== job 5501 ==
==> flow/design.v (excerpt) <==
module LMFE ( clk, reset, Din, in_en, busy, out_valid, Dout, mem_cen, mem_wen, mem_addr, mem_d, mem_q);
Settings: LEC_CHECK=0, CAP_MARGIN=20, CELL_PAD_IN_SITES_GLOBAL_PLACEMENT=1, CORE_MARGIN=10, CORE_UTILIZATION=40, CTS_CLUSTER_SIZE=51, GPL_ROUTABILITY_DRIVEN=1, HOLD_SLACK_MARGIN=-0.06, MAX_ROUTING_LAYER=met4, PLACE_DENSITY_LB_ADDON=0.16, SETUP_SLACK_MARGIN=0.61, SLEW_MARGIN=20, TNS_END_PERCENT=60; clock period 6.0 ns.
run.sh (not shown) runs the stock make flow with config.mk's settings and CLKGATE_MAP_FILE=.
Every stage of the flow completed for job 5501, and the final layout passed the timing, design-rule and antenna checks.
The following lists how job 3778 was set up differently from job 5501:
Settings: swapping 10 for 2 in CORE_MARGIN; swapping 1 for 0 in GPL_ROUTABILITY_DRIVEN; clearing HOLD_SLACK_MARGIN, which used to be -0.06; clearing PLACE_DENSITY_LB_ADDON, which used to be 0.16; swapping 1 for 3 in CELL_PAD_IN_SITES_GLOBAL_PLACEMENT; clearing MAX_ROUTING_LAYER, which used to be met4; clearing SETUP_SLACK_MARGIN, which used to be 0.61; putting MIN_ROUTING_LAYER at met2 where nothing was set; clearing CTS_CLUSTER_SIZE, which used to be 51; clearing TNS_END_PERCENT, which used to be 60.
[summary]
[flow] job 3778 | stages: complete | final checks: fail | reason: DRC. Area added between synthesis and finish ended up 0.16 points higher on job 3778 than on job 5501. On design area, job 3778 and job 5501 are basically level. Job 5501 → job 3778: final instance count without filler cells flat, fraction of the cycle the final worst path needs up 3.1 points, combinational gate area flat, half-perimeter wire length of the detailed placement result up 8.0%.
Modified inputs, job 1641 compared to job 3778
Settings: MIN_ROUTING_LAYER no longer set, was met2; CELL_PAD_IN_SITES_GLOBAL_PLACEMENT no longer set, was 3; CORE_UTILIZATION now 65, was 40; GPL_ROUTABILITY_DRIVEN no longer set, was 0; the clock period (ns, I/O delays scaled along) now 3.25, was 6.0.
Notes after the runs:
Job 1641 finished every stage and its layout cleared the timing, design-rule and antenna checks.
Cmp job 1641 and job 3778 / number of clock buffer instances in the layout / higher: job 3778
Job 1641 against job 3778: synthesis-to-layout area growth shows an increase of 2.0 points; first-pass GRT wire length shows a reduction of about 10%; met3 wirelength from detailed routing shows a reduction of about 90%; final instance area shows an increase of about 1.8%.
Input changes introduced in job 7297 (baseline for comparison: job 1641):
Settings: CTS_CLUSTER_DIAMETER newly set to 57; SETUP_SLACK_MARGIN newly set to 0.85; CORE_UTILIZATION changed from 65 to 71.
==> comparison <==
Ran to the end and failed final checks on setup timing: job 7297. Summary: post-layout instance area, job 7297 worse than job 1641. Multi-input combinational cell area: job 7297 vs job 1641 up 2600 um^2. Job 1641 leaves more setup margin than job 7297.

========
Starting RTL as in the previous note.
Settings: LEC_CHECK=0, CAP_MARGIN=0, CELL_PAD_IN_SITES_DETAIL_PLACEMENT=1, CELL_PAD_IN_SITES_GLOBAL_PLACEMENT=2, CORE_ASPECT_RATIO=1.06, CORE_MARGIN=2, CORE_UTILIZATION=20, CTS_CLUSTER_DIAMETER=77, CTS_CLUSTER_SIZE=69, GPL_ROUTABILITY_DRIVEN=0, GPL_TIMING_DRIVEN=0, MAX_ROUTING_LAYER=met4, MIN_ROUTING_LAYER=met1, PLACE_DENSITY_LB_ADDON=0.28, SLEW_MARGIN=40; clock period 2.85 ns.
The starting point ran to the end with violations: negative setup slack.
Then changed:
- CAP_MARGIN: 0 -> 20
- CELL_PAD_IN_SITES_DETAIL_PLACEMENT: 1 -> unset
- CELL_PAD_IN_SITES_GLOBAL_PLACEMENT: 2 -> unset
- CORE_ASPECT_RATIO: 1.06 -> unset
- CORE_UTILIZATION: 20 -> 36
- CTS_CLUSTER_DIAMETER: 77 -> unset
- CTS_CLUSTER_SIZE: 69 -> unset
- GPL_ROUTABILITY_DRIVEN: 0 -> unset
- GPL_TIMING_DRIVEN: 0 -> unset
- MAX_ROUTING_LAYER: met4 -> unset
- MIN_ROUTING_LAYER: met1 -> unset
- PLACE_DENSITY_LB_ADDON: 0.28 -> unset
- SLEW_MARGIN: 40 -> 20
- clock period: 2.85 -> 8.77 ns (I/O delays scaled with it)
=>
- This time the run completed with no timing, DRC or antenna violations
- final cell count shrinks by about 20%
- wire length fell by about 44%
- register-to-register slack improves by 4.3 ns
Then changed:
- CORE_UTILIZATION: 36 -> 40
- clock period: 8.77 -> 4.21 ns (I/O delays scaled with it)
=>
- The new run produced a clean layout
- wire length increases by 4.0%
- critical path depth came out lower by 2
- die size fell by 9.9%
- setup slack gets worse by 3.4 ns
- global-route usage came out higher by 2.7 points
- synthesized area stays the same

========
run A:
Starting RTL as in the previous note.
## LMFE
module LMFE ( clk, reset, Din, in_en, busy, out_valid, Dout, mem_cen, mem_wen, mem_addr, mem_d, mem_q);
make LEC_CHECK=0 ABC_AREA=1 CAP_MARGIN=5 CORE_MARGIN=2 CORE_UTILIZATION=68 CTS_CLUSTER_DIAMETER=377 CTS_CLUSTER_SIZE=45 HOLD_SLACK_MARGIN=0.29 SLEW_MARGIN=20 finish   # period 2.56 ns
Run A is listed as incomplete: the tool reported an error in global routing and the run ended there.
Relative to run A, the following input files were edited for run B:
Settings: ABC_AREA: 1 -> unset; CTS_CLUSTER_SIZE: 45 -> unset; CAP_MARGIN: 5 -> 20; HOLD_SLACK_MARGIN: 0.29 -> unset; CTS_CLUSTER_DIAMETER: 377 -> 371; the clock period (ns, I/O delays scaled along): 2.56 -> 3.5.
==> results <==
Between run B and run A, it is run B whose post-synth area from yosys stat is higher, by 360 um2.
Post-CTS setup-driven buffer insertion count (lower): run B
Run B against run A: area fraction in and, or, nand and nor cells barely changed, number of nets at floorplan dropped about 14%.
Run B reached the end of the flow, and the finished layout is clean on the timing, design-rule and antenna checks.
diff inputs: run B => run C
Settings: CTS_CLUSTER_DIAMETER: 371 -> unset; ABC_AREA: unset -> 1; CORE_UTILIZATION: 68 -> 72; the clock period (ns, I/O delays scaled along): 3.5 -> 5.38.
- Sort run B and run C by final period utilization, ascending, and run C comes first.
- Between run B and run C, the difference in critical path depth is negligible.
- Of run B and run C, the lower total global-route track usage belongs to run B.
- | worst setup slack | run C vs run B | better |
- Launching element of the worst setup path = med.state_r[3]$_DFF_PP0_: run C; launching element of the worst setup path = MainCT.countwin_col_r[2]$_DFF_PP0_: run B
For run D, these inputs were changed with respect to run C:
Settings: ABC_AREA: 1 -> unset; CORE_UTILIZATION: 72 -> 70; the clock period (ns, I/O delays scaled along): 5.38 -> 3.5.
- Number of endpoints with negative hold slack in the final report: run C vs run D identical
- Looking at end point of the critical path, the med.list_r[14][2]$_DFFE_PP0P_ result is from run C; the med.list_r[12][4]$_DFFE_PP0P_ one comes from run D.
- Per the comparison of run D with run C, synthesized cell count decreased by 15% relative to the old numbers; detailed route wirelength on metal2 went down.
